==> flow/design.v (excerpt) <==
module alu_top (
    input             clk,
    input      [15:0] a,
    input      [15:0] b,
    input      [2:0]  opcode,
    input             mode,
    output reg [15:0] result,
    output reg        za,
    output reg        zb,
    output reg        eq,
    output reg        gt,
    output reg        lt
);
Settings: LEC_CHECK=0, ABC_AREA=1, CAP_MARGIN=20, CORE_MARGIN=2, CORE_UTILIZATION=68, CTS_CLUSTER_DIAMETER=52, CTS_CLUSTER_SIZE=15, HOLD_SLACK_MARGIN=-0.1, SLEW_MARGIN=20, TNS_END_PERCENT=95; clock period 27.8 ns.
run.sh (not shown) runs the stock make flow with config.mk's settings and CLKGATE_MAP_FILE=.
The first run died in global routing (5_1_grt).
Edit:
Settings changed: ABC_AREA 1 to not set, CORE_UTILIZATION 68 to 59, CTS_CLUSTER_DIAMETER 52 to not set, CTS_CLUSTER_SIZE 15 to not set, HOLD_SLACK_MARGIN -0.1 to not set, TNS_END_PERCENT 95 to not set.
Clock period 27.8 ns to 29.4 ns, I/O delays scaled along.
=>
- The changed run completed without violations
- die area goes up by about a fifth
- synthesized area goes up by a few percent
- synthesized cell count went down by a few percent
Edit:
Settings changed: CELL_PAD_IN_SITES_GLOBAL_PLACEMENT set to 1, CORE_ASPECT_RATIO set to 0.84, CORE_UTILIZATION 59 to 40.
Clock period 29.4 ns to 45.0 ns, I/O delays scaled along.
What happened:
- worst hold slack improves by 0.041 ns
- global-route usage shrinks by 12 points
- cell count grows by 0.52%
- flip-flop count stays the same
- total power shrinks by 37%
- routed wire length grows by 5.2%
- cell area shrinks by 9.8%
- clock skew is about the same
- synthesized cell count is unchanged
Edit:
Settings changed: ABC_AREA set to 1, CELL_PAD_IN_SITES_GLOBAL_PLACEMENT 1 to not set, CORE_ASPECT_RATIO 0.84 to not set, CORE_UTILIZATION 40 to 26, CTS_CLUSTER_DIAMETER set to 190, CTS_CLUSTER_SIZE set to 98, GPL_ROUTABILITY_DRIVEN set to 0, PLACE_DENSITY_LB_ADDON set to 0.1, TNS_END_PERCENT set to 5.
After rerunning:
- The changed run finished with timing, DRC and antenna clean
- first-iteration DRC count drops by about 44%
- final cell count climbs by about 15%
- clock-buffer cell count is unchanged
- total power falls by 21%

========
## the previous run
The RTL this note starts from:
==> flow/design.v <==
module alu_top (
    input             clk,
    input      [15:0] a,
    input      [15:0] b,
    input      [2:0]  opcode,
    input             mode,
    output reg [15:0] result,
    output reg        za,
    output reg        zb,
    output reg        eq,
    output reg        gt,
    output reg        lt
);
    reg [15:0] a_q, b_q;
    reg [2:0]  opcode_q;
    reg        mode_q;
    wire [15:0] alu_out;
    wire        za_w, zb_w, eq_w, gt_w, lt_w;
    ALU u_alu (.a(a_q), .b(b_q), .opcode(opcode_q), .mode(mode_q),
               .outALU(alu_out), .za(za_w), .zb(zb_w), .eq(eq_w), .gt(gt_w), .lt(lt_w));
    always @(posedge clk) begin
        a_q      <= a;
        b_q      <= b;
        opcode_q <= opcode;
        mode_q   <= mode;
        result   <= alu_out;
        za       <= za_w;
        zb       <= zb_w;
        eq       <= eq_w;
        gt       <= gt_w;
        lt       <= lt_w;
    end
endmodule

module arith(a,b,opcode,outau);
input [15:0] a;
input [15:0] b;
input [2:0] opcode;
output [15:0] outau;
reg [15:0] outau;
always@(*)
begin
	case(opcode)
	3'b000: outau = a+b;
	3'b001: outau = a * b;
	3'b010: if (a > b) begin
		outau = a - b;
		end
		else begin
		outau = b - a;
		end
	3'b011: if (a > b) begin
		outau = (b == 16'h0000) ? 16'h0000 : a / b;
		end
		else begin
		outau = (a == 16'h0000) ? 16'h0000 : b / a;
		end
	default outau = 16'h0000;
	endcase
end
endmodule
module logic_unit(a,b,opcode,outlu,za,zb,eq,gt,lt);
input [15:0] a;
input [15:0] b;
input [2:0] opcode;
output [15:0] outlu;
output za, zb,eq,gt,lt;
reg [15:0] outlu;
reg za,zb,eq,gt,lt;
always@(*)
begin
	case(opcode)
	3'b000: outlu = (a & b);
	3'b001: outlu = (a | b);
	3'b010: outlu = (~(a | b));
	3'b011: outlu = (~(a & b));
	3'b100: outlu = (~ a);
	3'b101: outlu = (~ b);
	3'b110: outlu = (a ^ b);
	3'b111: outlu = (~(a ^ b));
	endcase
end
always@(*)
begin
	if( a == b) begin
	eq = 1;
	end
	else begin
	eq = 0;
	end
	if ( a > b) begin
	gt = 1;
	end
	else begin
	gt = 0;
	end
	if ( a < b) begin
	lt = 1;
	end
	else begin
	lt = 0;
	end
	if( a == 16'h0000) begin
	za = 1;
	end
	else begin
	za = 0;
	end
	if (b == 16'h0000) begin
	zb = 1;
	end
	else begin
	zb = 0;
	end
end
endmodule
module ALU( a, b, opcode, mode, outALU, za, zb, eq, gt, lt);
input [15:0] a;
input [15:0] b;
input [2:0] opcode;
input mode;
output [15:0] outALU;
output za, zb, eq, gt, lt;
reg [15:0] outALU;
reg za, zb, eq, gt, lt;
wire [15:0] outau;
wire [15:0] outlu;
wire tza, tzb, teq, tgt, tlt;
arith a1 (.a(a), .b(b), .opcode(opcode), .outau(outau));
logic_unit l1 (.a(a), .b(b), .opcode(opcode), .outlu(outlu), .za(tza), .zb(tzb), .eq(teq), .gt(tgt), .lt(tlt));
always@(*)
begin
	if(mode == 0) begin
	outALU = outau;
	end
	else if (mode == 1) begin
	outALU = outlu;
	end
	else begin
	outALU = 16'h0000;
	end
	za = tza;
	zb = tzb;
	eq = teq;
	gt = tgt;
	lt = tlt;
end
endmodule
clock: 24.3 ns
lec_check: 0
cap_margin: 0
cell_pad_in_sites_detail_placement: 0
core_margin: 2
core_utilization: 66
max_routing_layer: met4
min_routing_layer: met1
setup_slack_margin: -0.24
slew_margin: 20
tns_end_percent: 5
The previous run is listed as incomplete: the tool reported an error in global routing (5_1_grt) and the run ended there.
[inputs] the current run vs the previous run
Settings: a change of CORE_UTILIZATION from 66 to 72; a deleted MIN_ROUTING_LAYER that had been met1; a deleted MAX_ROUTING_LAYER that had been met4; a change of SETUP_SLACK_MARGIN from -0.24 to 1.78; a deleted TNS_END_PERCENT that had been 5; a deleted CELL_PAD_IN_SITES_DETAIL_PLACEMENT that had been 0; a change of CAP_MARGIN from 0 to 20; a change of the clock period (ns, I/O delays scaled along) from 24.3 to 5.97.
[summary]
The current run got as far as detailed placement (3_5_place_dp), where a tool error ended the run. Standard-cell row count (the current run / the previous run): 0.947. The final weighted congestion in routability-driven placement number comes out higher for the current run vs the previous run. The current run ended up with a lower die size than the previous run did. As far as yosys stat chip area goes, the current run and the previous run are indistinguishable; the numbers are identical.
Power and IR drop assume default switching activity.
